==> flow/design.v (excerpt) <==
module SingleCycle_Top
(
	input				CLK	,
	input				RST	,
	output [9:0]	IMEM_ADDR	,
	input	 [15:0]	IMEM_RDATA	,
	output [9:0]	DMEM_ADDR	,
	output [15:0]	DMEM_WDATA	,
	output			DMEM_WE		,
	input	 [15:0]	DMEM_RDATA
);
Size: ~4100 cells after synthesis, about 540 flip-flops, about 34000 µm² of cells after synthesis.
Settings: LEC_CHECK=0, ABC_AREA=0, CAP_MARGIN=10, CORE_ASPECT_RATIO=1.73, CORE_MARGIN=2, CORE_UTILIZATION=72, CTS_CLUSTER_DIAMETER=372, CTS_CLUSTER_SIZE=35, HOLD_SLACK_MARGIN=0.04, MAX_ROUTING_LAYER=met4, PLACE_DENSITY=0.68, SETUP_SLACK_MARGIN=2.98, SLEW_MARGIN=20, TNS_END_PERCENT=5; clock period 11.6 ns.
run.sh (not shown) runs the stock make flow with config.mk's settings and CLKGATE_MAP_FILE=.
The first run died in global routing.
Next try:
Settings changed: ABC_AREA 0 to unset, CAP_MARGIN 10 to 20, CORE_ASPECT_RATIO 1.73 to unset, CORE_UTILIZATION 72 to 40, CTS_CLUSTER_DIAMETER 372 to unset, CTS_CLUSTER_SIZE 35 to unset, HOLD_SLACK_MARGIN 0.04 to unset, MAX_ROUTING_LAYER met4 to unset, PLACE_DENSITY 0.68 to unset, SETUP_SLACK_MARGIN 2.98 to unset, TNS_END_PERCENT 5 to unset.
Clock period 11.6 ns to 16.0 ns, I/O delays scaled along.
Now the flow went through all stages and came out clean.
Area after synthesis stays the same.
Die area climbs by 78%.
Synthesized cell count is unchanged.
Next try:
Settings changed: CORE_UTILIZATION 40 to 61, CTS_CLUSTER_DIAMETER set to 209, SETUP_SLACK_MARGIN set to 2.88.
Clock period 16.0 ns to 10.6 ns, I/O delays scaled along.
Outcome: This time the run aborted during global routing (GRT-0232); die area shrinks by a quarter to a third; synthesized cell count stays the same; synthesized area does not change.
Next try:
Settings changed: CORE_UTILIZATION 61 to 40, CTS_CLUSTER_DIAMETER 209 to unset, SETUP_SLACK_MARGIN 2.88 to unset.
Clock period 10.6 ns to 15.6 ns, I/O delays scaled along.
Effect: Now the flow produced a clean layout; synthesized cell count does not change; synthesized area stays the same; die area goes up by 52%.
Next try:
Settings changed: ABC_AREA set to 1, CORE_UTILIZATION 40 to 72, CTS_CLUSTER_SIZE set to 94, TNS_END_PERCENT set to 10.
Clock period 15.6 ns to 2.71 ns, I/O delays scaled along.
=> This time the run failed in clock tree synthesis; area after synthesis came out lower by 1.2%; die size shrinks by 45%; synthesized cell count rose by 17%.

========
== P ==
Starting RTL as in the previous note.
==> flow/config.mk <==
export PLATFORM = sky130hd
export DESIGN_NAME = SingleCycle_Top
export DESIGN_NICKNAME = SingleCycle_Top
export VERILOG_FILES = /design/flow/design.v
export SDC_FILE = /design/flow/constraint.sdc
export NUM_CORES = 4
export LEC_CHECK = 0
export ABC_AREA = 1
export CAP_MARGIN = 25
export CORE_ASPECT_RATIO = 1.81
export CORE_MARGIN = 8
export CORE_UTILIZATION = 36
export CTS_CLUSTER_DIAMETER = 389
export CTS_CLUSTER_SIZE = 21
export GPL_ROUTABILITY_DRIVEN = 0
export GPL_TIMING_DRIVEN = 0
export HOLD_SLACK_MARGIN = 0.27
export MIN_ROUTING_LAYER = met2
export PLACE_DENSITY_LB_ADDON = 0.24
export SLEW_MARGIN = 25
export TNS_END_PERCENT = 75
==> flow/constraint.sdc <==
create_clock -name core_clock -period 10.8 [get_ports {CLK}]
set_input_delay 2.1600 -clock core_clock [delete_from_list [all_inputs] [get_ports {CLK}]]
set_output_delay 2.1600 -clock core_clock [all_outputs]
set_load 0.01 [all_outputs]
P | ERROR | 5_1_grt
> inputs changed (P -> Q)
Settings: removing TNS_END_PERCENT (formerly 75); removing MIN_ROUTING_LAYER (formerly met2); changing SLEW_MARGIN from 25 to 20; removing GPL_ROUTABILITY_DRIVEN (formerly 0); changing CORE_UTILIZATION from 36 to 58; removing HOLD_SLACK_MARGIN (formerly 0.27); removing GPL_TIMING_DRIVEN (formerly 0); removing CTS_CLUSTER_SIZE (formerly 21); removing CORE_ASPECT_RATIO (formerly 1.81); removing PLACE_DENSITY_LB_ADDON (formerly 0.24); changing CAP_MARGIN from 25 to 20; changing CORE_MARGIN from 8 to 2; removing CTS_CLUSTER_DIAMETER (formerly 389); changing the clock period (ns, I/O delays scaled along) from 10.8 to 10.0.
Findings:
Q: flow complete, layout not clean; failing: setup timing. The die used by Q is smaller than the one used by P. As far as proportion of register bits with asynchronous set or reset after synthesis goes, Q and P are indistinguishable; the numbers are identical. When Q is measured against P, its number of CTS-inserted buffers turns out 100% higher. Number of flops mapped to enable cells by yosys: P vs Q — no meaningful difference. Compared with P, Q shows a lower cell total after placement. Area of placed instances (Q vs. P) increases by a little under 10%. [compare] base=P new=Q: worst-case setup slack after placement higher, total of buffers placed on input and output ports higher, height of the die lower.
The inputs of R differ from those of Q as listed below.
Settings: CORE_UTILIZATION changed from 58 to 72; the clock period (ns, I/O delays scaled along) changed from 10.0 to 3.42.
Notes after the runs:
R got as far as 4_1_cts, where a tool error ended the run. Total placed cells including tap cells (R over Q): increase, 4.3%. Comparing Q against R, there is no change at all in number of port buffers. Re placer congestion estimate: R is about 18% up on Q. When R is measured against Q, its effective utilization at floorplan turns out 14 points higher. NOTE placed wire-length estimate after detailed placement Q->R increased by more than 10%. Q → R: number of different library cells in the post-synthesis netlist held; number of enable-type register cells in the synthesized netlist roughly the same; gate count of the mapped netlist held. Reported for Q and R, chip area line of the yosys report turned out identical to the last digit. The die of R is smaller than the one used in Q. When R is measured against Q, its vertical die size turns out about 10% lower.
